## job 101
==> flow/design.v (excerpt) <==
module isc_cpu_top
(
     clk_i
    ,rst_i
    ,rst_rom_i
    ,mode_sel_i
    ,en_w_rom_i
    ,w_rom_addr_i
    ,w_rom_data_i
    ,instruction_i
    ,reg_watcher_o
    ,pc_o
    ,wb_en_o
    ,wb_addr_1_o
    ,wb_data_1_o
    ,wb_addr_2_o
    ,wb_data_2_o
);
Size: about 1600 flip-flops, roughly 140 I/O pins, roughly 0.090 sq mm of cells after synthesis.
clock: 46.2 ns
lec_check: 0
abc_area: 1
cap_margin: 10
cell_pad_in_sites_detail_placement: 2
core_margin: 7
core_utilization: 60
cts_cluster_diameter: 70
cts_cluster_size: 94
gpl_routability_driven: 1
gpl_timing_driven: 1
min_routing_layer: met2
place_density_lb_addon: 0.23
slew_margin: 20
run.sh (not shown) runs the stock make flow with config.mk's settings and CLKGATE_MAP_FILE=.
The flow ended early for job 101: it failed with a tool error in detailed placement.
Changes in job 102 relative to job 101:
==> flow/config.mk <==
export PLATFORM = sky130hd
export DESIGN_NAME = isc_cpu_top
export DESIGN_NICKNAME = isc_cpu_top
export VERILOG_FILES = /design/flow/design.v
export SDC_FILE = /design/flow/constraint.sdc
export NUM_CORES = 4
export LEC_CHECK = 0
export ABC_AREA = 1
export CAP_MARGIN = 10
export CORE_ASPECT_RATIO = 1.34
export CORE_MARGIN = 2
export CORE_UTILIZATION = 72
export CTS_CLUSTER_SIZE = 99
export PLACE_DENSITY = 0.6
export SETUP_SLACK_MARGIN = 1.59
export SLEW_MARGIN = 20
==> flow/constraint.sdc <==
create_clock -name core_clock -period 19.2 [get_ports {clk_i}]
set_input_delay 3.8400 -clock core_clock [delete_from_list [all_inputs] [get_ports {clk_i}]]
set_output_delay 3.8400 -clock core_clock [all_outputs]
set_load 0.01 [all_outputs]
==> results <==
Reported for job 101 and job 102, gate count after technology mapping turned out identical to the last digit. Compared with job 101, job 102 shows a core footprint that is about 17% lower. Measured against each other, job 101 and job 102 differ in die boundary width, the lower figure coming from job 102. Comparing job 101 against job 102, there is no change at all in net count after synthesis. Job 101 → job 102: summed standard-cell area reported by yosys flat, total die size down 0.033 sq mm, floorplan die height up 3.0%, effective utilization at floorplan up 12 points. For job 101, the flow was terminated by a tool error in detailed placement and produced no final design. In the summary table, job 102 is marked failed, with error ODB-0269 raised in global routing. Diff job 101 -> job 102: multiplexer share of the synthesized area essentially unchanged; I/O pin total essentially unchanged.
## Diff of input files: job 103 against job 102
diff --git a/flow/config.mk b/flow/config.mk
--- a/flow/config.mk
+++ b/flow/config.mk
@@ -8,3 +8 @@
-export ABC_AREA = 1
-export CAP_MARGIN = 10
-export CORE_ASPECT_RATIO = 1.34
+export CAP_MARGIN = 20
@@ -13 +11 @@
-export CTS_CLUSTER_SIZE = 99
+export MAX_ROUTING_LAYER = met4
@@ -15 +13 @@
-export SETUP_SLACK_MARGIN = 1.59
+export SETUP_SLACK_MARGIN = 5.0
@@ -16,0 +15 @@
+export TNS_END_PERCENT = 5
==> flow/constraint.sdc <==
create_clock -name core_clock -period 19.1 [get_ports {clk_i}]
set_input_delay 3.8200 -clock core_clock [delete_from_list [all_inputs] [get_ports {clk_i}]]
set_output_delay 3.8200 -clock core_clock [all_outputs]
set_load 0.01 [all_outputs]
Findings:
The final report for job 103 shows a completed flow and a layout that fails verification, specifically setup timing. Xor/xnor cell area share of the yosys netlist ends up higher on job 103. The clock sink count of job 103 and that of job 102 are within noise of each other. Diff job 102 -> job 103 | placed cell count | decrease of 2287.
The inputs of job 104 differ from those of job 103 as listed below.
diff --git a/flow/config.mk b/flow/config.mk
--- a/flow/config.mk
+++ b/flow/config.mk
@@ -7,0 +8 @@
+export ABC_AREA = 1
@@ -10,0 +12,2 @@
+export CTS_CLUSTER_SIZE = 64
+export HOLD_SLACK_MARGIN = -0.1
@@ -12,2 +15 @@
-export PLACE_DENSITY = 0.6
-export SETUP_SLACK_MARGIN = 5.0
+export PLACE_DENSITY = 0.66
==> flow/constraint.sdc <==
create_clock -name core_clock -period 20.3 [get_ports {clk_i}]
set_input_delay 4.0600 -clock core_clock [delete_from_list [all_inputs] [get_ports {clk_i}]]
set_output_delay 4.0600 -clock core_clock [all_outputs]
set_load 0.01 [all_outputs]
### Flow results
Although it ran to completion, job 104 produced a layout that fails the final checks because of setup timing.
Cell area (job 104 over job 103): decrease, about 1.6%
The die boundary width in job 104 sits about 1.1% below the value recorded for job 103.
Core utilization: job 104 higher than job 103
Looking at critical path's largest stage delay across job 103 and job 104, the one that comes out lower is job 104.
Number of search-and-repair iterations in the first detailed-routing pass (job 104 over job 103): decrease, 1
Number of instances resized during post-cts repair, job 103 and job 104: smaller value in job 103
Wire length after detailed routing in job 104 is 20 mm lower than in job 103
In job 104 the setup slack turned out 1940 ps higher than in job 103.
Input changes introduced in job 105 (baseline for comparison: job 104):
==> flow/config.mk <==
export PLATFORM = sky130hd
export DESIGN_NAME = isc_cpu_top
export DESIGN_NICKNAME = isc_cpu_top
export VERILOG_FILES = /design/flow/design.v
export SDC_FILE = /design/flow/constraint.sdc
export NUM_CORES = 4
export LEC_CHECK = 0
export CAP_MARGIN = 20
export CORE_MARGIN = 2
export CORE_UTILIZATION = 40
export PLACE_DENSITY = 0.6
export SLEW_MARGIN = 20
==> flow/constraint.sdc <==
create_clock -name core_clock -period 49.9 [get_ports {clk_i}]
set_input_delay 9.9800 -clock core_clock [delete_from_list [all_inputs] [get_ports {clk_i}]]
set_output_delay 9.9800 -clock core_clock [all_outputs]
set_load 0.01 [all_outputs]
==> comparison <==
Looking at the reports, job 105 completed the entire flow and the layout it produced met the timing, DRC and antenna checks.
Cell count of the worst hold path (higher): job 104
Diff job 104 -> job 105: remaining max-slew budget at the tightest pin now sits higher; number of cells produced by synthesis shrank by 2333.
Compared to job 104, the routing of job 105 uses less wire.
Job 105 — chip width 35% higher, job 104 as reference
Shortest clock period the worst path allows after layout for job 105 is higher than for job 104.
Comparing final-layout worst hold slack for job 104 and job 105, the bigger number came from job 104.
